== v39 ==
Design MazeRunner, start of the top module:
module MazeRunner(clk,RST_n,SS_n,MOSI,MISO,SCLK,PWMR,PWML,
                  DIRR,DIRL,IR_EN,BMPL_n,BMPR_n,buzz,
				  buzz_n,RX,LED);
==> flow/config.mk <==
export PLATFORM = sky130hd
export DESIGN_NAME = MazeRunner
export DESIGN_NICKNAME = MazeRunner
export VERILOG_FILES = /design/flow/design.v
export SDC_FILE = /design/flow/constraint.sdc
export NUM_CORES = 4
export LEC_CHECK = 0
export ABC_AREA = 1
export CAP_MARGIN = 20
export CORE_MARGIN = 2
export CORE_UTILIZATION = 72
export CTS_CLUSTER_DIAMETER = 389
export CTS_CLUSTER_SIZE = 10
export PLACE_DENSITY_LB_ADDON = 0.1
export SETUP_SLACK_MARGIN = 1.88
export SLEW_MARGIN = 20
==> flow/constraint.sdc <==
create_clock -name core_clock -period 6.42 [get_ports {clk}]
set_input_delay 1.2840 -clock core_clock [delete_from_list [all_inputs] [get_ports {clk}]]
set_output_delay 1.2840 -clock core_clock [all_outputs]
set_load 0.01 [all_outputs]
run.sh (not shown) runs the stock make flow with config.mk's settings and CLKGATE_MAP_FILE=.
v39 reached the end of the flow, and the finished layout is clean on the timing, DRC and antenna checks.
Setup changes, v39 to v29
Settings: SETUP_SLACK_MARGIN: 1.88 -> unset; PLACE_DENSITY_LB_ADDON: 0.1 -> 0.19; CTS_CLUSTER_DIAMETER: 389 -> unset; CTS_CLUSTER_SIZE: 10 -> unset; the clock period (ns, I/O delays scaled along): 6.42 -> 5.12.
Looking only at total routing resource utilization after global routing, and setting everything else aside, the higher value of v29 and v39 goes to v29.
Wire length of the first global-routing pass is higher on v29
Compared to v39, v29 leaves more free space in the core.
Critical path depth grows by more than half when moving from v39 to v29.
Clock power sits higher in v29 than in v39.
Across v39 and v29, a clean result was obtained everywhere but in v29.
From the logs: v29 reached the end of the flow and failed the layout checks with negative setup slack.
In the reports for v29 and v39, the larger cell area belongs to v39.
Going from v39 to v29, post-layout total power grows by 27%.
Growth of design area from synthesis to finish (higher): v39
v29: total cell area at the placement stage 700 um^2 above v39
> inputs changed (v29 -> v14)
Settings: setting CTS_CLUSTER_SIZE to 74 for the first time; removing PLACE_DENSITY_LB_ADDON (formerly 0.19); setting PLACE_DENSITY to 0.37 for the first time; changing the clock period (ns, I/O delays scaled along) from 5.12 to 5.0.
## What came out
What the final checks of v14 revealed, after a flow that finished every stage, was a layout that fails on negative setup slack.
[compare] base=v29 new=v14: post-cts gate resize count now smaller; utilization picked up an extra 1.2 points; count of cell instances traversed by the critical path went down 5; cell area after layout rose by 370 um^2.
Any difference in power share of the combinational group between v14 and v29 is small enough to ignore.
v14 vs. v29: top achievable clock speed now larger, wire length reported by the detailed router climbed 1.8 mm, final worst clock skew went up by 5.7 ps, switching fraction of total power went up 0.45 points, ratio of final minimum period to clock period up 0.18 points.
v29 has a higher worst hold slack than v14.

---

Starting RTL as in the previous note.
make LEC_CHECK=0 ABC_AREA=1 CAP_MARGIN=5 CELL_PAD_IN_SITES_DETAIL_PLACEMENT=0 CELL_PAD_IN_SITES_GLOBAL_PLACEMENT=1 CORE_MARGIN=5 CORE_UTILIZATION=27 CTS_CLUSTER_DIAMETER=78 CTS_CLUSTER_SIZE=76 MIN_ROUTING_LAYER=met2 PLACE_DENSITY_LB_ADDON=0.17 SETUP_SLACK_MARGIN=-0.3 SLEW_MARGIN=10 finish   # period 5.67 ns
The first run finished but fails on negative setup slack.
Rerun with:
==> flow/config.mk (replaced) <==
export PLATFORM = sky130hd
export DESIGN_NAME = MazeRunner
export DESIGN_NICKNAME = MazeRunner
export VERILOG_FILES = /design/flow/design.v
export SDC_FILE = /design/flow/constraint.sdc
export NUM_CORES = 4
export LEC_CHECK = 0
export CAP_MARGIN = 20
export CORE_MARGIN = 2
export CORE_UTILIZATION = 67
export SLEW_MARGIN = 20
==> flow/constraint.sdc (replaced) <==
create_clock -name core_clock -period 5.12 [get_ports {clk}]
set_input_delay 1.0240 -clock core_clock [delete_from_list [all_inputs] [get_ports {clk}]]
set_output_delay 1.0240 -clock core_clock [all_outputs]
set_load 0.01 [all_outputs]
The changed run completed, yet does not pass: negative setup slack.
First-iteration DRC count goes down by 50%.
Routed wire length goes down by 5.1%.
Sequential share of layout area goes down by 1.0 points.
Core utilization goes up by 51 points.
Setup slack degrades by 780 ps.
Maximum frequency goes down by 3.8%.
Combinational power goes up by 26%.
Global-route usage goes up by 13 points.
Rerun with:
--- a/flow/config.mk
+++ b/flow/config.mk
@@ -9,3 +9,4 @@
 export CORE_MARGIN = 2
-export CORE_UTILIZATION = 67
+export CORE_UTILIZATION = 64
+export SETUP_SLACK_MARGIN = -0.46
 export SLEW_MARGIN = 20
==> flow/constraint.sdc (replaced) <==
create_clock -name core_clock -period 4.6 [get_ports {clk}]
set_input_delay 0.9200 -clock core_clock [delete_from_list [all_inputs] [get_ports {clk}]]
set_output_delay 0.9200 -clock core_clock [all_outputs]
set_load 0.01 [all_outputs]
Outcome: The changed run reached the layout checks and failed them: negative setup slack; sequential power goes up by roughly a tenth; final cell count goes up by a few percent; non-clock buffer count goes up by 64; cell area goes up by a few percent; register-to-register slack loses 550 ps.
Rerun with:
--- a/flow/config.mk
+++ b/flow/config.mk
@@ -9,4 +9,4 @@
 export CORE_MARGIN = 2
-export CORE_UTILIZATION = 64
-export SETUP_SLACK_MARGIN = -0.46
+export CORE_UTILIZATION = 19
+export PLACE_DENSITY = 0.6
 export SLEW_MARGIN = 20
==> flow/constraint.sdc (replaced) <==
create_clock -name core_clock -period 7.84 [get_ports {clk}]
set_input_delay 1.5680 -clock core_clock [delete_from_list [all_inputs] [get_ports {clk}]]
set_output_delay 1.5680 -clock core_clock [all_outputs]
set_load 0.01 [all_outputs]
Result: The changed run passed the timing, DRC and antenna checks; worst hold slack barely changes; cell area is lower by 7.5%; critical path depth is lower by 14; combinational power is lower by 45%; global-route usage is lower by 21 points; flip-flop count does not change; routed wire length is lower by 12%.
Rerun with:
--- a/flow/config.mk
+++ b/flow/config.mk
@@ -7,6 +7,9 @@
 export LEC_CHECK = 0
+export ABC_AREA = 1
 export CAP_MARGIN = 20
 export CORE_MARGIN = 2
-export CORE_UTILIZATION = 19
+export CORE_UTILIZATION = 70
+export CTS_CLUSTER_DIAMETER = 27
 export PLACE_DENSITY = 0.6
+export SETUP_SLACK_MARGIN = 1.28
 export SLEW_MARGIN = 20
==> flow/constraint.sdc (replaced) <==
create_clock -name core_clock -period 5.27 [get_ports {clk}]
set_input_delay 1.0540 -clock core_clock [delete_from_list [all_inputs] [get_ports {clk}]]
set_output_delay 1.0540 -clock core_clock [all_outputs]
set_load 0.01 [all_outputs]
Result:
- The changed run ran to the end with violations: max-capacitance violations, negative setup slack
- cell area went up by 17%
- total power went up by 110%
- hold slack improves by 15 ps
- sequential share of layout area went down by 5.8 points
- setup slack degrades by 2300 ps
- sequential power went up by 48%
Power figures rest on the tool's default switching activity, not on a simulated workload.
